run 1:
Design non_restoring_divider, start of the top module:
module non_restoring_divider #(
    parameter DATA_WIDTH = 32
) (
    input  logic                    clk_i,
    input  logic                    clk_en_i,
    input  logic                    rst_n_i,
    input  logic [DATA_WIDTH - 1:0] dividend_i,
    input  logic [DATA_WIDTH - 1:0] divisor_i,
    input  logic                    data_valid_i,
    output logic [DATA_WIDTH - 1:0] quotient_o,
    output logic [DATA_WIDTH - 1:0] remainder_o,
    output logic                    divide_by_zero_o,
    output logic                    data_valid_o,
    output logic                    idle_o
);
Settings: LEC_CHECK=0, ABC_AREA=1, CAP_MARGIN=20, CORE_MARGIN=2, CORE_UTILIZATION=69, CTS_CLUSTER_DIAMETER=332, CTS_CLUSTER_SIZE=96, SLEW_MARGIN=20, TNS_END_PERCENT=5; clock period 3.79 ns.
run.sh (not shown) runs the stock make flow with config.mk's settings and CLKGATE_MAP_FILE=.
Run 1 finished all stages; layout check result: FAIL, due to negative setup slack.
For run 2, these inputs were changed with respect to run 1:
Settings: CORE_UTILIZATION changed from 69 to 52; CTS_CLUSTER_DIAMETER removed (was 332); TNS_END_PERCENT removed (was 5); ABC_AREA removed (was 1); CTS_CLUSTER_SIZE removed (was 96); the clock period (ns, I/O delays scaled along) changed from 3.79 to 4.58.
## What came out
Of run 1 and run 2, just one finished clean: run 2.
Run 1 ran in full, but the layout does not pass; the checks complain about negative setup slack.
Looking at multiplexer share of the synthesized area, run 2 sits above run 1.
[compare] base=run 1 new=run 2: number of cell instances on the worst register-to-register path moved up; post-synthesis cell area moved down; final sequential cell count level.
remainder_o[15] as the capturing instance or port of the critical path was reported by run 1, and remainder_o[25] by run 2.
Routed length per placed instance sits higher in run 2 than in run 1.
In run 2 the portion of total power attributed to the clock network turned out 1.4 points higher than in run 1.
Compared to run 1, run 2 has switching component of the power 36% lower.
Sort run 1 and run 2 by setup slack after layout asc -> top: run 1
In terms of final-layout worst hold slack, run 2 and run 1 differ only marginally.
Combinational gate count in run 2 vs run 1: down 523
### run 2 -> run 3
Settings: CELL_PAD_IN_SITES_DETAIL_PLACEMENT now 2, previously not set; CORE_UTILIZATION now 64, was 52; the clock period (ns, I/O delays scaled along) now 6.0, was 4.58.
==> results <==
- Run 3 has width of the die below what run 2 had.
- Run 3 did not run to completion, as it errored out during 3_5_place_dp.
- | total number of placement rows | run 3 vs run 2 | about 10% lower |
- Against run 2, run 3 reports a area of the core region that is lower.
Input-level comparison between run 4 and run 3:
Settings: TNS_END_PERCENT newly set to 90; CORE_ASPECT_RATIO newly set to 1.43; CORE_UTILIZATION changed from 64 to 40; CTS_CLUSTER_DIAMETER newly set to 275; CELL_PAD_IN_SITES_DETAIL_PLACEMENT removed (was 2); CTS_CLUSTER_SIZE newly set to 98.
Findings:
Run 4: done, clean on timing, DRC and antenna
What run 4 reported for floorplan die width has to be multiplied by 0.947 to get the figure for run 3.
Reported for run 4 and run 3, floorplan net count turned out identical to the last digit.
Number of synthesized flops with an enable pin across run 4 and run 3: no real change.
Per the comparison of run 4 with run 3, chip area from the yosys synthesis statistics held, initial core utilization went down 25 points, full die area went up 58%.
Run 4 against run 3: average cell area after synthesis has remained practically unchanged, number of placement rows now larger, final weighted congestion in routability-driven placement lower, floorplan die height shows an increase of 50%.
### run 4 -> run 5
Settings: CORE_ASPECT_RATIO now 0.5, was 1.43; TNS_END_PERCENT now 15, was 90; CTS_CLUSTER_SIZE now 97, was 98.
==> results <==
Highest achievable clock rate shrinks slightly when moving from run 4 to run 5.
The cell leakage power of run 5 was superior to that of run 4.
Measured against each other, run 5 and run 4 differ in number of global-route vias before repair, the lower figure coming from run 5.

* * *

== run D ==
The RTL this note starts from:
==> flow/design.v <==
module non_restoring_divider #(
    parameter DATA_WIDTH = 32
) (
    input  logic                    clk_i,
    input  logic                    clk_en_i,
    input  logic                    rst_n_i,
    input  logic [DATA_WIDTH - 1:0] dividend_i,
    input  logic [DATA_WIDTH - 1:0] divisor_i,
    input  logic                    data_valid_i,
    output logic [DATA_WIDTH - 1:0] quotient_o,
    output logic [DATA_WIDTH - 1:0] remainder_o,
    output logic                    divide_by_zero_o,
    output logic                    data_valid_o,
    output logic                    idle_o
);
    localparam COUNTER_WIDTH = $clog2(DATA_WIDTH);
    typedef enum logic [1:0] {IDLE, DIVIDE, RESTORE} fsm_state_t;
    typedef struct packed {
        logic                    rem_sign;
        logic [DATA_WIDTH - 1:0] remainder;
        logic [DATA_WIDTH - 1:0] quotient;
    } result_t;
    fsm_state_t state_CRT, state_NXT;
        always_ff @(posedge clk_i) begin : state_register
            if (!rst_n_i) begin
                state_CRT <= IDLE;
            end else if (clk_en_i) begin
                state_CRT <= state_NXT;
            end
        end : state_register
    result_t partial_CRT, partial_NXT;
    logic [DATA_WIDTH - 1:0] divisor_CRT, divisor_NXT;
        always_ff @(posedge clk_i) begin : datapath_register
            if (clk_en_i) begin
                partial_CRT <= partial_NXT;
                divisor_CRT <= divisor_NXT;
            end
        end : datapath_register
    logic [COUNTER_WIDTH - 1:0] iter_count_CRT, iter_count_NXT;
        always_ff @(posedge clk_i) begin : counter 
            if (clk_en_i) begin
                iter_count_CRT <= iter_count_NXT;
            end
        end : counter 
    logic divide_by_zero_CRT, divide_by_zero_NXT;
        always_ff @(posedge clk_i) begin : status_register
            if (!rst_n_i) begin
                divide_by_zero_CRT <= 1'b0;
            end else if (clk_en_i) begin
                divide_by_zero_CRT <= divide_by_zero_NXT;
            end
        end : status_register
    result_t pair_shifted;
        always_comb begin : fsm_logic 
            divide_by_zero_NXT = divide_by_zero_CRT;
            iter_count_NXT = iter_count_CRT;
            partial_NXT = partial_CRT;
            divisor_NXT = divisor_CRT;
            state_NXT = state_CRT;
            pair_shifted = 'b0;
            remainder_o = partial_CRT.remainder;
            data_valid_o = 1'b0;
            idle_o = 1'b0;
            case (state_CRT) 
                IDLE: begin 
                    if (data_valid_i) begin
                        state_NXT = DIVIDE;
                    end
                    divide_by_zero_NXT = (divisor_i == '0);
                    partial_NXT.rem_sign = 1'b0;
                    partial_NXT.quotient = dividend_i;
                    partial_NXT.remainder = '0;
                    divisor_NXT = divisor_i;
                    iter_count_NXT = '0;
                    idle_o = 1'b1;
                end
                DIVIDE: begin
                    state_NXT = (iter_count_CRT == (DATA_WIDTH - 1)) ? RESTORE : state_CRT;
                    iter_count_NXT = iter_count_CRT + 1;
                    pair_shifted = partial_CRT << 1; 
                    if (partial_CRT.rem_sign) begin
                        {partial_NXT.rem_sign, partial_NXT.remainder} = {pair_shifted.rem_sign, pair_shifted.remainder} + divisor_CRT;
                    end else begin
                        {partial_NXT.rem_sign, partial_NXT.remainder} = {pair_shifted.rem_sign, pair_shifted.remainder} - divisor_CRT;
                    end
                    partial_NXT.quotient = {pair_shifted.quotient[DATA_WIDTH - 1:1], !partial_NXT.rem_sign};
                end
                RESTORE: begin
                    state_NXT = IDLE;
                    data_valid_o = 1'b1;
                    idle_o = 1'b0;
                    if (partial_CRT.rem_sign) begin
                        {partial_NXT.rem_sign, partial_NXT.remainder} = {partial_CRT.rem_sign, partial_CRT.remainder} + divisor_CRT;
                    end
                    remainder_o = partial_NXT.remainder;
                end
            endcase
        end : fsm_logic
    assign quotient_o = partial_CRT.quotient;
    assign divide_by_zero_o = divide_by_zero_CRT;
endmodule
Settings: LEC_CHECK=0, CAP_MARGIN=20, CORE_MARGIN=2, CORE_UTILIZATION=68, CTS_CLUSTER_DIAMETER=28, CTS_CLUSTER_SIZE=36, HOLD_SLACK_MARGIN=-0.04, MAX_ROUTING_LAYER=met4, SLEW_MARGIN=20, TNS_END_PERCENT=55; clock period 4.19 ns.
The layout from run D, despite a flow that completed every stage, fails the layout checks, with the failing checks listed as negative setup slack.
Input-level comparison between run B and run D:
# run D
export LEC_CHECK = 0
export CAP_MARGIN = 20
export CORE_MARGIN = 2
export CORE_UTILIZATION = 68
export CTS_CLUSTER_DIAMETER = 28
export CTS_CLUSTER_SIZE = 36
export HOLD_SLACK_MARGIN = -0.04
export MAX_ROUTING_LAYER = met4
export SLEW_MARGIN = 20
export TNS_END_PERCENT = 55
create_clock -name core_clock -period 4.19 [get_ports {clk_i}]
# run B
export LEC_CHECK = 0
export CAP_MARGIN = 20
export CORE_MARGIN = 2
export CORE_UTILIZATION = 40
export SLEW_MARGIN = 20
create_clock -name core_clock -period 6.0 [get_ports {clk_i}]
==> comparison <==
Run B went all the way through the flow, and no timing, DRC or antenna check failed.
Against run D, run B comes in 42 lower on count of instances resized after the clock tree is built.
There was hardly any difference in met1 layer wirelength in the final routing between run D and run B.
NOTE: number of cells in the finished layout apart from fillers in run B exceeds that of run D
On run B: number of well-tap cells placed is 60% higher than what run D gave.
Power is estimated from default activity; no workload was simulated.
